==> flow/design.v (excerpt) <==
module alu16(CK, reset, start, instruction, inputR1, inputR2, outputR, busy, done);
Size: roughly 1,900 cells after synthesis, ~270 flip-flops, roughly 56 I/O pins, about 0.019 mm² of cells after synthesis.
clock: 7.5 ns
lec_check: 0
cap_margin: 20
cell_pad_in_sites_global_placement: 1
core_margin: 2
core_utilization: 40
min_routing_layer: met2
slew_margin: 20
run.sh (not shown) runs the stock make flow with config.mk's settings and CLKGATE_MAP_FILE=.
Edit:
Settings changed: ABC_AREA set to 1, CELL_PAD_IN_SITES_DETAIL_PLACEMENT set to 2, CORE_MARGIN 2 to 5, CORE_UTILIZATION 40 to 50, CTS_CLUSTER_SIZE set to 37, HOLD_SLACK_MARGIN set to -0.04, MAX_ROUTING_LAYER set to met4, MIN_ROUTING_LAYER met2 to met1, SETUP_SLACK_MARGIN set to 1.02, SLEW_MARGIN 20 to 40, TNS_END_PERCENT set to 55.
Result: Now the flow did not get past detailed placement (3_5_place_dp) (DPL-0033); synthesized area rose by 6.6%; die size fell by 9.4%; synthesized cell count rose by 35%.


Starting RTL as in the previous note.
Settings: LEC_CHECK=0, CAP_MARGIN=20, CORE_MARGIN=2, CORE_UTILIZATION=71, CTS_CLUSTER_SIZE=22, PLACE_DENSITY=0.65, SLEW_MARGIN=30; clock period 6.24 ns.
The first run stopped in 5_1_grt (GRT-0232).
Edit:
CORE_UTILIZATION = 65   (was 71)
CTS_CLUSTER_SIZE = not set   (was 22)
PLACE_DENSITY = not set   (was 0.65)
SLEW_MARGIN = 20   (was 30)
clock period = 6.12 ns   (was 6.24 ns; I/O delays follow)
The changed run completed, yet does not pass: setup timing.
Die size rose by 9.0%.
Synthesized area is unchanged.
Synthesized cell count is unchanged.
Edit:
ABC_AREA = 1   (was not set)
CORE_UTILIZATION = 58   (was 65)
clock period = 4.09 ns   (was 6.12 ns; I/O delays follow)
Effect: The new run finished with setup timing left. Worst setup slack gets worse by 0.98 ns. Routed wire length goes up by 28%. Clock power grows by about 43%. Die area is higher by 19%. Non-clock buffer count increases by 113. Utilization goes down by 0.65 points. Cell area rises by about 19%. Critical path depth rises by 8. Sequential share of layout area came out lower by 4.9 points. Power increases by 100%. Count of clock-buffer cells in the layout climbs by 7.
Edit:
ABC_AREA = not set   (was 1)
CORE_UTILIZATION = 66   (was 58)
clock period = 4.15 ns   (was 4.09 ns; I/O delays follow)
=> Now the flow ended with an error in 5_1_grt (GRT-0232); synthesized cell count went down by a quarter to a third; die size went down by about a fifth; area after synthesis went down by a few percent.
Edit:
CORE_UTILIZATION = 40   (was 66)
clock period = 7.5 ns   (was 4.15 ns; I/O delays follow)
The new run ran to the end with no violations.
Die size came out higher by 63%.
Synthesized area stays the same.
Synthesized cell count is unchanged.


run 1:
The RTL this note starts from:
==> flow/design.v <==
module and4(in1, in2, out);
	input [3:0] in1, in2;
	output[3:0] out;
	and a1(out[0], in1[0], in2[0]);
	and a2(out[1], in1[1], in2[1]);
	and a3(out[2], in1[2], in2[2]);
	and a4(out[3], in1[3], in2[3]);
endmodule
module and16(in1, in2, out);
	input [15:0] in1, in2;
	output[15:0] out;
	and4 a11(.in1(in1[3:0]), .in2(in2[3:0]), .out(out[3:0]));
	and4 a12(.in1(in1[7:4]), .in2(in2[7:4]), .out(out[7:4]));
	and4 a13(.in1(in1[11:8]), .in2(in2[11:8]), .out(out[11:8]));
	and4 a14(.in1(in1[15:12]), .in2(in2[15:12]), .out(out[15:12]));
endmodule
module or4(in1, in2, out);
	input [3:0] in1, in2;
	output[3:0] out;
	or a1(out[0], in1[0], in2[0]);
	or a2(out[1], in1[1], in2[1]);
	or a3(out[2], in1[2], in2[2]);
	or a4(out[3], in1[3], in2[3]);
endmodule
module or16(in1, in2, out);
	input [15:0] in1, in2;
	output[15:0] out;
	or4 a11(.in1(in1[3:0]), .in2(in2[3:0]), .out(out[3:0]));
	or4 a12(.in1(in1[7:4]), .in2(in2[7:4]), .out(out[7:4]));
	or4 a13(.in1(in1[11:8]), .in2(in2[11:8]), .out(out[11:8]));
	or4 a14(.in1(in1[15:12]), .in2(in2[15:12]), .out(out[15:12]));
endmodule
module complent(in, go, CK, reset, out, busy, fin);
	input  [15:0] in;
	input  go;
	input  CK, reset;
	output reg [15:0] out;
	output reg busy;
	output reg fin;
	reg [15:0] m;
	reg [15:0] o, mm, c;
	always@(posedge CK) begin
		if(reset) begin
			busy <= 1'b0;
			fin  <= 1'b0;
		end
		else begin
			fin <= 1'b0;
			if(busy == 1'b0) begin
				if(go) begin
					o  = 16'hffff ^ in;
					mm = 16'h0001;
					c  = o & mm;
					o  = o ^ mm;
					mm = c << 1;
					out  <= o;
					m    <= mm;
					busy <= 1'b1;
				end
			end
			else if(m == 16'h0000) begin
				busy <= 1'b0;
				fin  <= 1'b1;
			end
			else begin
				out <= out ^ m;
				m   <= (out & m) << 1;
			end
		end
	end
endmodule
module adder(in1, in2, go, CK, reset, out, busy, fin);
	input [15:0] in1, in2;
	input go;
	input CK, reset;
	output reg [15:0] out;
	output reg busy;
	output reg fin;
	reg [15:0] cc;
	reg [15:0] o, c, m;
	always@(posedge CK) begin
		if(reset) begin
			busy <= 1'b0;
			fin  <= 1'b0;
		end
		else begin
			fin <= 1'b0;
			if(busy == 1'b0) begin
				if(go) begin
					o = in1 ^ in2;
					c = in1 & in2;
					c = c << 1;
					if(c == 16'h0000) begin
						busy <= 1'b0;
						fin  <= 1'b1;
					end
					else begin
						m = o & c;
						o = o ^ c;
						c = m << 1;
						busy <= 1'b1;
					end
					out <= o;
					cc  <= c;
				end
			end
			else if(cc == 16'h0000) begin
				busy <= 1'b0;
				fin  <= 1'b1;
			end
			else begin
				out <= out ^ cc;
				cc  <= (out & cc) << 1;
			end
		end
	end
endmodule
module muler(in1, in2, go, CK, reset, out, busy, fin);
	input		[15:0] in1, in2;
	input		go;
	input  		CK, reset;
	output reg	[15:0] out;
	output reg  busy;
	output reg  fin;
	reg[15:0] m1, m2;
	reg[15:0] a1, a2, o;
	always @(posedge CK) begin
		if(reset) begin
			busy <= 1'b0;
			fin  <= 1'b0;
		end
		else begin
			fin <= 1'b0;
			if(busy == 1'b0 && go == 1'b0) begin
			end
			else begin
				if(busy == 1'b0) begin
					a1 = in1;
					a2 = in2;
					o  = 16'h0000;
				end
				else begin
					a1 = m1;
					a2 = m2;
					o  = out;
				end
				if(a2[0] == 1'b1)
					o = o + a1;
				a1 = a1 << 1;
				a2 = a2 >> 1;
				m1  <= a1;
				m2  <= a2;
				out <= o;
				if(a2 == 16'h0000) begin
					busy <= 1'b0;
					fin  <= 1'b1;
				end
				else
					busy <= 1'b1;
			end
		end
	end
endmodule
module diver(in1, in2, go, CK, reset, reminder, quotient, busy, fin);
	input [15:0] in1, in2;
	input go;
	input CK, reset;
	output reg [15:0] reminder, quotient;
	output reg busy;
	output reg fin;
	reg [31:0] m1, m2;
	reg [15:0] divisor;
	reg [4:0]  cnt;
	reg [31:0] t1, t2;
	reg [15:0] d;
	reg [4:0]  n;
	always @(posedge CK) begin
		if(reset) begin
			busy <= 1'b0;
			fin  <= 1'b0;
		end
		else begin
			fin <= 1'b0;
			if(busy == 1'b0 && go == 1'b0) begin
			end
			else begin
				if(busy == 1'b0) begin
					t1 = {16'h0000, in1};
					t2 = {in2, 16'h0000};
					d  = in2;
					n  = 5'b00000;
				end
				else begin
					t1 = m1;
					t2 = m2;
					d  = divisor;
					n  = cnt;
				end
				if(n < 5'b10001) begin
					if(t1[31:16] >= d)
						t1 = t1 - t2 + 1'b1;
					t1 = t1 << 1;
					n  = n + 1'b1;
					busy <= 1'b1;
				end
				else begin
					busy <= 1'b0;
					fin  <= 1'b1;
				end
				if(n == 5'b10000) begin
					if(t1[31:16] >= d)
						t1 = t1 - t2 + 1'b1;
					reminder <= t1[31:16];
					quotient <= t1[15:0];
				end
				m1      <= t1;
				m2      <= t2;
				divisor <= d;
				cnt     <= n;
			end
		end
	end
endmodule
module mux3to8(in, in1, in2, in3, in4, in5, in6, in7, select, out);
	input [15:0] in, in1, in2, in3, in4, in5, in6, in7;
	input [2:0]  select;
	output reg [15:0] out;
	always @(*) begin
		case(select)
			3'b000:out = in;
			3'b001:out = in1;
			3'b010:out = in2;
			3'b011:out = in3;
			3'b100:out = in4;
			3'b101:out = in5;
			3'b110:out = in6;
			3'b111:out = in7;
		endcase
	end
endmodule
module alu16(CK, reset, start, instruction, inputR1, inputR2, outputR, busy, done);
	input [15:0] inputR1, inputR2;
	input [2:0] instruction;
	input CK, reset, start;
	output[15:0] outputR;
	output busy;
	output done;
	reg  [2:0]  op;
	reg  [15:0] out5, out6;
	reg         finL;
	wire [3:0]  busyL;
	wire [3:0]  finU;
	wire        go;
	wire  [15:0] out, out1, out2, out3, out4, and_o, or_o;
	assign go = start & ~busy;
	adder add(
		.in1(inputR1),
		.in2(inputR2),
		.go(go & (instruction == 3'b000)),
		.CK(CK),
		.reset(reset),
		.out(out),
		.busy(busyL[0]),
		.fin(finU[0])
	);
	complent com(
		.in(inputR1),
		.go(go & (instruction == 3'b001)),
		.CK(CK),
		.reset(reset),
		.out(out1),
		.busy(busyL[1]),
		.fin(finU[1])
	);
	muler mul(
		.in1(inputR1),
		.in2(inputR2),
		.go(go & (instruction == 3'b010)),
		.CK(CK),
		.reset(reset),
		.out(out2),
		.busy(busyL[2]),
		.fin(finU[2])
	);
	diver div(
		.in1(inputR1),
		.in2(inputR2),
		.go(go & ((instruction == 3'b011) | (instruction == 3'b100))),
		.CK(CK),
		.reset(reset),
		.reminder(out3),
		.quotient(out4),
		.busy(busyL[3]),
		.fin(finU[3])
	);
	and16 and1(inputR1, inputR2, and_o);
	or16 or1(inputR1, inputR2, or_o);
	mux3to8 outp(
		.in(out),
		.in1(out1),
		.in2(out2),
		.in3(out3),
		.in4(out4),
		.in5(out5),
		.in6(out6),
		.in7(16'h0000),
		.select(op),
		.out(outputR)
	);
	always @(posedge CK) begin
		if(reset) begin
			finL <= 1'b0;
		end
		else begin
			finL <= go & ((instruction == 3'b101) | (instruction == 3'b110) | (instruction == 3'b111));
			if(go) begin
				op   <= instruction;
				out5 <= and_o;
				out6 <= or_o;
			end
		end
	end
	assign busy = busyL[0] | busyL[1] | busyL[2] | busyL[3];
	assign done = finL | finU[0] | finU[1] | finU[2] | finU[3];
endmodule
Settings: LEC_CHECK=0, CAP_MARGIN=20, CELL_PAD_IN_SITES_DETAIL_PLACEMENT=0, CELL_PAD_IN_SITES_GLOBAL_PLACEMENT=1, CORE_MARGIN=5, CORE_UTILIZATION=58, CTS_CLUSTER_SIZE=56, GPL_ROUTABILITY_DRIVEN=0, HOLD_SLACK_MARGIN=0.26, MIN_ROUTING_LAYER=met2, PLACE_DENSITY_LB_ADDON=0.19, SLEW_MARGIN=5, TNS_END_PERCENT=40; clock period 11.1 ns.
For run 2, these inputs were changed with respect to run 1:
Settings: clearing PLACE_DENSITY_LB_ADDON, which used to be 0.19; clearing MIN_ROUTING_LAYER, which used to be met2; clearing TNS_END_PERCENT, which used to be 40; swapping 5 for 20 in SLEW_MARGIN; clearing CELL_PAD_IN_SITES_DETAIL_PLACEMENT, which used to be 0; clearing HOLD_SLACK_MARGIN, which used to be 0.26; clearing GPL_ROUTABILITY_DRIVEN, which used to be 0; clearing CELL_PAD_IN_SITES_GLOBAL_PLACEMENT, which used to be 1; swapping 5 for 2 in CORE_MARGIN; swapping 58 for 37 in CORE_UTILIZATION; clearing CTS_CLUSTER_SIZE, which used to be 56; swapping 11.1 for 7.37 in the clock period (ns, I/O delays scaled along).
Results
- For the sequential power, run 2 came in about 50% higher than run 1 did.
- Comparing run 2 and run 1, the lower fraction of met3 tracks used by global routing is on run 2.
- Diff run 1 -> run 2: share of the clock period used by the worst path after layout up 7.5 points; data required time at the worst endpoint down 3.69 ns.
- Comparing run 2 and run 1, the lower maximum number of pins on one net before global-route repair is on run 2.
- Comparing run 2 and run 1, the lower floorplan-stage core utilization is on run 2.
- Relative to run 1, the via count measured on run 2 has decreased by more than 10%.
- Run 1 -> run 2: synthesized area delta 0, exact match
- Changes observed in run 2 relative to run 1: worst hold margin stayed essentially flat; floorplan die area higher; global router's overall resource usage -24 points.
The inputs of run 3 differ from those of run 2 as listed below.
Settings: CORE_UTILIZATION: 37 -> 66; SETUP_SLACK_MARGIN: unset -> -0.13; the clock period (ns, I/O delays scaled along): 7.37 -> 6.18.
==> comparison <==
- Nothing crashed in run 3 and all stages finished; the problem is that the final layout failed, the offending checks being setup timing.
- Taking run 3 as 1.0, run 2 lands at 1.06 on cell count.
- Looking only at total wirelength of the detailed-routed design, and setting everything else aside, the higher value of run 2 and run 3 goes to run 3.
- Between run 2 and run 3, portion of total power attributed to the clock network decreased.
- Run 3 vs. run 2: met2 layer wire length in the routed design went up by 21%.
The following lists how run 4 was set up differently from run 3:
Settings: CAP_MARGIN: 20 -> 30; CORE_UTILIZATION: 66 -> 50; SETUP_SLACK_MARGIN: -0.13 -> unset; the clock period (ns, I/O delays scaled along): 6.18 -> 7.5.
Findings:
The final layout from run 4, which completed every stage, passed the timing, DRC and antenna checks at the end of the flow.
Of run 3 and run 4, the run reporting the lower count of endpoints failing setup in the final report was run 4.
Looking only at mean routed wirelength per cell, and setting everything else aside, the lower value of run 3 and run 4 goes to run 4.
Delta(via count, run 4 - run 3) < 0
inputR2[14] as the source of the critical timing path was reported by run 3, and inputR2[9] by run 4.
Net switching component of the power (run 4 / run 3): 0.73
### run 4 -> run 5
Settings: setting MAX_ROUTING_LAYER to met4 for the first time; setting SETUP_SLACK_MARGIN to -0.29 for the first time; changing the clock period (ns, I/O delays scaled along) from 7.5 to 5.05.
Notes after the runs:
The flow for run 5 finished, though final verification flagged setup timing. Going from run 4 to run 5, the sequential power share was found to have gone down by 4.6 points. Run 4 → run 5: worst-case reg-to-reg path depth up 22%; multi-input logic area higher; first-pass GRT wire length rose about 14%.
Power is estimated from default activity; no workload was simulated.
